==> flow/design.v (excerpt) <==
module enc_bundler_top(
	input  wire 						clk,
	input  wire 						nrst,
	input  wire 						bundling_features,
	input  wire [617-1:0]	bits_to_bundle,
	output logic 						encoded_bit
	);
Size: ~1700 cells after synthesis, roughly 1 flip-flops, ~620 I/O pins, roughly 17000 um2 of cells after synthesis.
==> flow/config.mk <==
export PLATFORM = sky130hd
export DESIGN_NAME = enc_bundler_top
export DESIGN_NICKNAME = enc_bundler_top
export VERILOG_FILES = /design/flow/design.v
export SDC_FILE = /design/flow/constraint.sdc
export NUM_CORES = 4
export LEC_CHECK = 0
export ABC_AREA = 1
export CAP_MARGIN = 40
export CORE_ASPECT_RATIO = 0.5
export CORE_MARGIN = 2
export CORE_UTILIZATION = 61
export CTS_CLUSTER_DIAMETER = 371
export CTS_CLUSTER_SIZE = 99
export PLACE_DENSITY = 0.82
export SETUP_SLACK_MARGIN = 1.21
export SLEW_MARGIN = 20
export TNS_END_PERCENT = 20
==> flow/constraint.sdc <==
create_clock -name core_clock -period 8.27 [get_ports {clk}]
set_input_delay 1.6540 -clock core_clock [delete_from_list [all_inputs] [get_ports {clk}]]
set_output_delay 1.6540 -clock core_clock [all_outputs]
set_load 0.01 [all_outputs]
run.sh (not shown) runs the stock make flow with config.mk's settings and CLKGATE_MAP_FILE=.
The starting point finished but failed the layout checks on negative setup slack.
Next try:
Settings changed: ABC_AREA 1 to not set, CAP_MARGIN 40 to 20, CORE_ASPECT_RATIO 0.5 to not set, CORE_UTILIZATION 61 to 40, CTS_CLUSTER_DIAMETER 371 to not set, CTS_CLUSTER_SIZE 99 to not set, PLACE_DENSITY 0.82 to 0.6, SETUP_SLACK_MARGIN 1.21 to not set, TNS_END_PERCENT 20 to not set.
Clock period 8.27 ns to 11.8 ns, I/O delays scaled along.
The new run ran to the end with no violations.
Routed wire length came out lower by about 2.7%.
Final cell count came out higher by 4.0%.
Die area came out higher by 50%.
Design area is about the same.
Worst setup slack gets better by 2500 ps.
Sequential share of layout area hardly moves.
Global-route usage came out lower by 12 points.
Utilization came out lower by 29 points.
Next try:
Settings changed: CORE_UTILIZATION 40 to 65, CTS_CLUSTER_SIZE set to 48, PLACE_DENSITY 0.6 to not set.
Clock period 11.8 ns to 10.9 ns, I/O delays scaled along.
Effect:
- The changed run never finished: it broke off in I/O pin placement (3_2_place_iop) with PPL-0024
- area after synthesis is unchanged
- die area fell by 38%
- synthesized cell count is unchanged
Next try:
Settings changed: ABC_AREA set to 1, CORE_UTILIZATION 65 to 70, CTS_CLUSTER_DIAMETER set to 313, CTS_CLUSTER_SIZE 48 to 76.
Clock period 10.9 ns to 5.2 ns, I/O delays scaled along.
Effect: The new run stopped in I/O pin placement (3_2_place_iop) with PPL-0024; die size went down by about 6.5%; area after synthesis grows by 0.51%; synthesized cell count climbs by 2.1%.

---

enc_bundler_top again, from the RTL that the note above started with.
## enc_bundler_top
module enc_bundler_top(
	input  wire 						clk,
	input  wire 						nrst,
	input  wire 						bundling_features,
	input  wire [617-1:0]	bits_to_bundle,
	output logic 						encoded_bit
	);
export LEC_CHECK = 0
export ABC_AREA = 1
export CAP_MARGIN = 20
export CORE_ASPECT_RATIO = 0.5
export CORE_MARGIN = 2
export CORE_UTILIZATION = 72
export CTS_CLUSTER_DIAMETER = 352
export CTS_CLUSTER_SIZE = 99
export HOLD_SLACK_MARGIN = 0.17
export PLACE_DENSITY = 0.6
export SETUP_SLACK_MARGIN = 0.97
export SLEW_MARGIN = 20
create_clock -name core_clock -period 3.29 [get_ports {clk}]
The baseline ended with an error in detailed placement.
Next try:
ABC_AREA = unset   (was 1)
CORE_ASPECT_RATIO = unset   (was 0.5)
CORE_UTILIZATION = 56   (was 72)
CTS_CLUSTER_DIAMETER = unset   (was 352)
CTS_CLUSTER_SIZE = unset   (was 99)
HOLD_SLACK_MARGIN = unset   (was 0.17)
PLACE_DENSITY = unset   (was 0.6)
SETUP_SLACK_MARGIN = unset   (was 0.97)
clock period = 6.53 ns   (was 3.29 ns; I/O delays follow)
After rerunning: The new run ran to the end with violations: negative setup slack; synthesized area came out lower by 0.51%; synthesized cell count came out lower by 2.1%; die size came out higher by 27%.
Next try:
CORE_UTILIZATION = 40   (was 56)
PLACE_DENSITY = 0.6   (was unset)
clock period = 12.5 ns   (was 6.53 ns; I/O delays follow)
Outcome: The changed run produced a clean layout. Hold slack is worse by 22 ps. Register-to-register slack gets better by 6000 ps. Design area stays flat. Worst setup slack gets better by 4700 ps. Sequential share of layout area is about the same. Global-route usage falls by 8.9 points.
Next try:
CELL_PAD_IN_SITES_GLOBAL_PLACEMENT = 2   (was unset)
CTS_CLUSTER_DIAMETER = 198   (was unset)
PLACE_DENSITY = unset   (was 0.6)
The changed run completed without violations.
Die size is unchanged.
Worst setup slack got worse by 20 ps.
Sequential share of layout area stays the same.
First-iteration DRC count rose slightly.
Wire length fell by a few percent.

---

Starting RTL as in the previous note.
==> flow/config.mk <==
export PLATFORM = sky130hd
export DESIGN_NAME = enc_bundler_top
export DESIGN_NICKNAME = enc_bundler_top
export VERILOG_FILES = /design/flow/design.v
export SDC_FILE = /design/flow/constraint.sdc
export NUM_CORES = 4
export LEC_CHECK = 0
export ABC_AREA = 1
export CAP_MARGIN = 20
export CORE_ASPECT_RATIO = 0.5
export CORE_MARGIN = 2
export CORE_UTILIZATION = 72
export CTS_CLUSTER_DIAMETER = 352
export CTS_CLUSTER_SIZE = 99
export HOLD_SLACK_MARGIN = 0.29
export PLACE_DENSITY = 0.35
export SETUP_SLACK_MARGIN = 0.97
export SLEW_MARGIN = 20
==> flow/constraint.sdc <==
create_clock -name core_clock -period 3.29 [get_ports {clk}]
set_input_delay 0.6580 -clock core_clock [delete_from_list [all_inputs] [get_ports {clk}]]
set_output_delay 0.6580 -clock core_clock [all_outputs]
set_load 0.01 [all_outputs]
The first run did not get past detailed placement (DPL-0038).
Rerun with:
==> flow/config.mk (replaced) <==
export PLATFORM = sky130hd
export DESIGN_NAME = enc_bundler_top
export DESIGN_NICKNAME = enc_bundler_top
export VERILOG_FILES = /design/flow/design.v
export SDC_FILE = /design/flow/constraint.sdc
export NUM_CORES = 4
export LEC_CHECK = 0
export ABC_AREA = 1
export CAP_MARGIN = 20
export CORE_MARGIN = 2
export CORE_UTILIZATION = 72
export CTS_CLUSTER_DIAMETER = 313
export CTS_CLUSTER_SIZE = 15
export SETUP_SLACK_MARGIN = 0.47
export SLEW_MARGIN = 20
==> flow/constraint.sdc (replaced) <==
create_clock -name core_clock -period 5.2 [get_ports {clk}]
set_input_delay 1.0400 -clock core_clock [delete_from_list [all_inputs] [get_ports {clk}]]
set_output_delay 1.0400 -clock core_clock [all_outputs]
set_load 0.01 [all_outputs]
Now the flow stopped in I/O pin placement.
Synthesized area is unchanged.
Synthesized cell count does not change.
Die area stays flat.
Rerun with:
--- a/flow/config.mk
+++ b/flow/config.mk
@@ -7,9 +7,7 @@
 export LEC_CHECK = 0
-export ABC_AREA = 1
 export CAP_MARGIN = 20
 export CORE_MARGIN = 2
-export CORE_UTILIZATION = 72
-export CTS_CLUSTER_DIAMETER = 313
-export CTS_CLUSTER_SIZE = 15
-export SETUP_SLACK_MARGIN = 0.47
+export CORE_UTILIZATION = 58
+export CTS_CLUSTER_SIZE = 79
+export SETUP_SLACK_MARGIN = -0.45
 export SLEW_MARGIN = 20
==> flow/constraint.sdc (replaced) <==
create_clock -name core_clock -period 6.53 [get_ports {clk}]
set_input_delay 1.3060 -clock core_clock [delete_from_list [all_inputs] [get_ports {clk}]]
set_output_delay 1.3060 -clock core_clock [all_outputs]
set_load 0.01 [all_outputs]
Effect: With this change the flow finished with negative setup slack left; synthesized cell count came out lower by 2.1%; die size came out higher by 23%; synthesized area decreases by 0.51%.

---

Setup of try-onyx:
The RTL this note starts from:
==> flow/design.v <==
module enc_bundler(
	input wire 						bundling_features,
    input wire [617-1:0]	bits_to_bundle,
    output wire 					thresholded_bit
    );
	localparam integer ENCODING_BIT_THR = 6;
    logic [1:0] tree_add_lvl_0	[0:307];
    wire  [2:0] tree_add_lvl_1	[0:153];
    wire  [3:0] tree_add_lvl_2	[0:76];
    wire  [4:0] tree_add_lvl_3	[0:38];
    wire  [5:0] tree_add_lvl_4	[0:18];
    wire  [6:0] tree_add_lvl_5	[0:9];
    wire  [7:0] tree_add_lvl_6	[0:4];
    wire  [8:0] tree_add_lvl_7	[0:1];
    wire  [9:0] tree_add_lvl_8;
    wire  [9:0] accumulated_sum;
	always_comb begin
			for (int i = 0; i < 308; i++ ) begin
			  tree_add_lvl_0[i] = bits_to_bundle[2*i] + bits_to_bundle[(2*i)+1];
			end
	end
    for (genvar i = 0; i < 154; i++ ) begin
      assign tree_add_lvl_1[i] = tree_add_lvl_0[2*i] + tree_add_lvl_0[(2*i)+1];
    end
    for (genvar i = 0; i < 77; i++ ) begin
      assign tree_add_lvl_2[i] = tree_add_lvl_1[2*i] + tree_add_lvl_1[(2*i)+1];
    end
    for (genvar i = 0; i < 38; i++ ) begin
      assign tree_add_lvl_3[i] = tree_add_lvl_2[2*i] + tree_add_lvl_2[(2*i)+1];
    end
    assign tree_add_lvl_3[38] = tree_add_lvl_2[76] + bits_to_bundle[616];
    for (genvar i = 0; i < 19; i++ ) begin
      assign tree_add_lvl_4[i] = tree_add_lvl_3[2*i] + tree_add_lvl_3[(2*i)+1];
    end
    for (genvar i = 0; i < 9; i++ ) begin
      assign tree_add_lvl_5[i] = tree_add_lvl_4[2*i] + tree_add_lvl_4[(2*i)+1];
    end
    assign tree_add_lvl_5[9] = tree_add_lvl_4[18] + tree_add_lvl_3[38];
    for (genvar i = 0; i < 5; i++ ) begin
      assign tree_add_lvl_6[i] = tree_add_lvl_5[2*i] + tree_add_lvl_5[(2*i)+1];
    end
    for (genvar i = 0; i < 2; i++ ) begin
      assign tree_add_lvl_7[i] = tree_add_lvl_6[2*i] + tree_add_lvl_6[(2*i)+1];
    end
    assign tree_add_lvl_8 = tree_add_lvl_7[0] + tree_add_lvl_7[1];
    assign accumulated_sum = tree_add_lvl_8 + tree_add_lvl_6[4]; 
    assign thresholded_bit = (accumulated_sum > ENCODING_BIT_THR) ? 1'b1 : 1'b0;
endmodule  
module enc_bundler_top(
	input  wire 						clk,
	input  wire 						nrst,
	input  wire 						bundling_features,
	input  wire [617-1:0]	bits_to_bundle,
	output logic 						encoded_bit
	);
	wire thresholded_bit;
	enc_bundler ENC_BUNDLER(
		.bundling_features					(bundling_features),
		.bits_to_bundle						(bits_to_bundle),
		.thresholded_bit					(thresholded_bit)
	);
	always_ff @(posedge clk or negedge nrst) begin
		if (!nrst) begin
			encoded_bit <= 1'b0;
		end
		else if (bundling_features) begin
			encoded_bit <= thresholded_bit;
		end
		else begin
			encoded_bit <= encoded_bit;
		end
	end
endmodule
==> flow/config.mk <==
export PLATFORM = sky130hd
export DESIGN_NAME = enc_bundler_top
export DESIGN_NICKNAME = enc_bundler_top
export VERILOG_FILES = /design/flow/design.v
export SDC_FILE = /design/flow/constraint.sdc
export NUM_CORES = 4
export LEC_CHECK = 0
export CAP_MARGIN = 20
export CELL_PAD_IN_SITES_GLOBAL_PLACEMENT = 1
export CORE_ASPECT_RATIO = 1.2
export CORE_MARGIN = 2
export CORE_UTILIZATION = 45
export CTS_CLUSTER_DIAMETER = 80
export CTS_CLUSTER_SIZE = 70
export GPL_ROUTABILITY_DRIVEN = 1
export GPL_TIMING_DRIVEN = 0
export MAX_ROUTING_LAYER = met5
export PLACE_DENSITY_LB_ADDON = 0.24
export SETUP_SLACK_MARGIN = -0.19
export SLEW_MARGIN = 20
export TNS_END_PERCENT = 10
==> flow/constraint.sdc <==
create_clock -name core_clock -period 12.5 [get_ports {clk}]
set_input_delay 2.5000 -clock core_clock [delete_from_list [all_inputs] [get_ports {clk}]]
set_output_delay 2.5000 -clock core_clock [all_outputs]
set_load 0.01 [all_outputs]
Changes in try-garnet relative to try-onyx:
==> flow/config.mk <==
export PLATFORM = sky130hd
export DESIGN_NAME = enc_bundler_top
export DESIGN_NICKNAME = enc_bundler_top
export VERILOG_FILES = /design/flow/design.v
export SDC_FILE = /design/flow/constraint.sdc
export NUM_CORES = 4
export LEC_CHECK = 0
export CAP_MARGIN = 20
export CORE_MARGIN = 2
export CORE_UTILIZATION = 27
export CTS_CLUSTER_DIAMETER = 395
export CTS_CLUSTER_SIZE = 90
export MIN_ROUTING_LAYER = met2
export PLACE_DENSITY_LB_ADDON = 0.04
export SLEW_MARGIN = 20
## What came out
- Summary — fmax, try-garnet relative to try-onyx: lower, by 0.89%.
- Going from try-onyx to try-garnet, slew at the pin with the worst max-slew slack increased by 0.012 ns relative to the old numbers, global-route wire length before repair increased about 6.5%, via count has increased.
- Reported for try-onyx and try-garnet, number of remaining DRC errors turned out identical to the last digit.
The following lists how try-fjord was set up differently from try-garnet:
==> flow/config.mk <==
export PLATFORM = sky130hd
export DESIGN_NAME = enc_bundler_top
export DESIGN_NICKNAME = enc_bundler_top
export VERILOG_FILES = /design/flow/design.v
export SDC_FILE = /design/flow/constraint.sdc
export NUM_CORES = 4
export LEC_CHECK = 0
export CAP_MARGIN = 20
export CORE_ASPECT_RATIO = 0.5
export CORE_MARGIN = 9
export CORE_UTILIZATION = 55
export CTS_CLUSTER_DIAMETER = 272
export CTS_CLUSTER_SIZE = 90
export MIN_ROUTING_LAYER = met1
export PLACE_DENSITY = 0.35
export SLEW_MARGIN = 20
## What came out
try-fjord finished every stage and its layout cleared the timing, DRC and antenna checks.
Share of the cycle needed by the critical path after routing: try-fjord higher than try-garnet
Floorplan die area, try-fjord and try-garnet: larger value in try-garnet
Of try-fjord and try-garnet, the lower arrival time of the worst setup path belongs to try-garnet.
Met3 track demand over resource in global routing: try-fjord vs try-garnet down 27 points
[compare] base=try-garnet new=try-fjord: cell area fell by about 2.5%; detailed-route via count fell by 26%; wire length reported by the detailed router fell by 2300 um; total iterations of the first detailed-routing run fell by 1.
Input changes introduced in try-lagoon (baseline for comparison: try-fjord):
==> flow/config.mk <==
export PLATFORM = sky130hd
export DESIGN_NAME = enc_bundler_top
export DESIGN_NICKNAME = enc_bundler_top
export VERILOG_FILES = /design/flow/design.v
export SDC_FILE = /design/flow/constraint.sdc
export NUM_CORES = 4
export LEC_CHECK = 0
export ABC_AREA = 0
export CAP_MARGIN = 20
export CELL_PAD_IN_SITES_DETAIL_PLACEMENT = 2
export CELL_PAD_IN_SITES_GLOBAL_PLACEMENT = 1
export CORE_ASPECT_RATIO = 1.94
export CORE_MARGIN = 2
export CORE_UTILIZATION = 55
export CTS_CLUSTER_DIAMETER = 320
export CTS_CLUSTER_SIZE = 85
export GPL_ROUTABILITY_DRIVEN = 0
export HOLD_SLACK_MARGIN = 0.17
export PLACE_DENSITY_LB_ADDON = 0.04
export SETUP_SLACK_MARGIN = -0.85
export SLEW_MARGIN = 20
export TNS_END_PERCENT = 60
==> comparison <==
detailed placement: try-lagoon exited with error
Overall chip area delta for try-lagoon relative to try-fjord: about 15% lower
Looking only at initial cell density of the core, and setting everything else aside, the lower value of try-lagoon and try-fjord goes to try-lagoon.
Looking at overall die height, try-lagoon sits about 75% higher than try-fjord does.
Edits applied to the flow inputs when going from try-lagoon to try-nickel:
==> flow/config.mk <==
export PLATFORM = sky130hd
export DESIGN_NAME = enc_bundler_top
export DESIGN_NICKNAME = enc_bundler_top
export VERILOG_FILES = /design/flow/design.v
export SDC_FILE = /design/flow/constraint.sdc
export NUM_CORES = 4
export LEC_CHECK = 0
export CAP_MARGIN = 20
export CORE_ASPECT_RATIO = 1.97
export CORE_MARGIN = 8
export CORE_UTILIZATION = 55
export CTS_CLUSTER_DIAMETER = 272
export CTS_CLUSTER_SIZE = 90
export MIN_ROUTING_LAYER = met1
export PLACE_DENSITY_LB_ADDON = 0.04
export SETUP_SLACK_MARGIN = -1.24
export SLEW_MARGIN = 20
--- outcome ---
The flow did not stop early for try-nickel: all stages ran, and the layout cleared the timing, DRC and antenna checks.
Diff try-lagoon..try-nickel | post-synthesis chip area from yosys | unchanged
As far as synthesis-stage register bit count goes, try-nickel and try-lagoon are indistinguishable; the numbers are identical.
Status: number of distinct library cell variants in the gate-level netlist after synthesis parity (try-lagoon, try-nickel)
Vertical die dimension of try-nickel exceeds that of try-lagoon by a few percent.
Post-synthesis async set-or-reset flop share: try-lagoon vs try-nickel, no meaningful difference
Reported for try-nickel and try-lagoon, post-synthesis cell count from yosys turned out identical to the last digit.
try-nickel reports a higher die span in x than try-lagoon does.
In try-nickel, number of rows created at floorplan is higher than in try-lagoon.
Total core area: try-nickel > try-lagoon
Against try-lagoon, try-nickel comes in about 15% higher on floorplan die area.
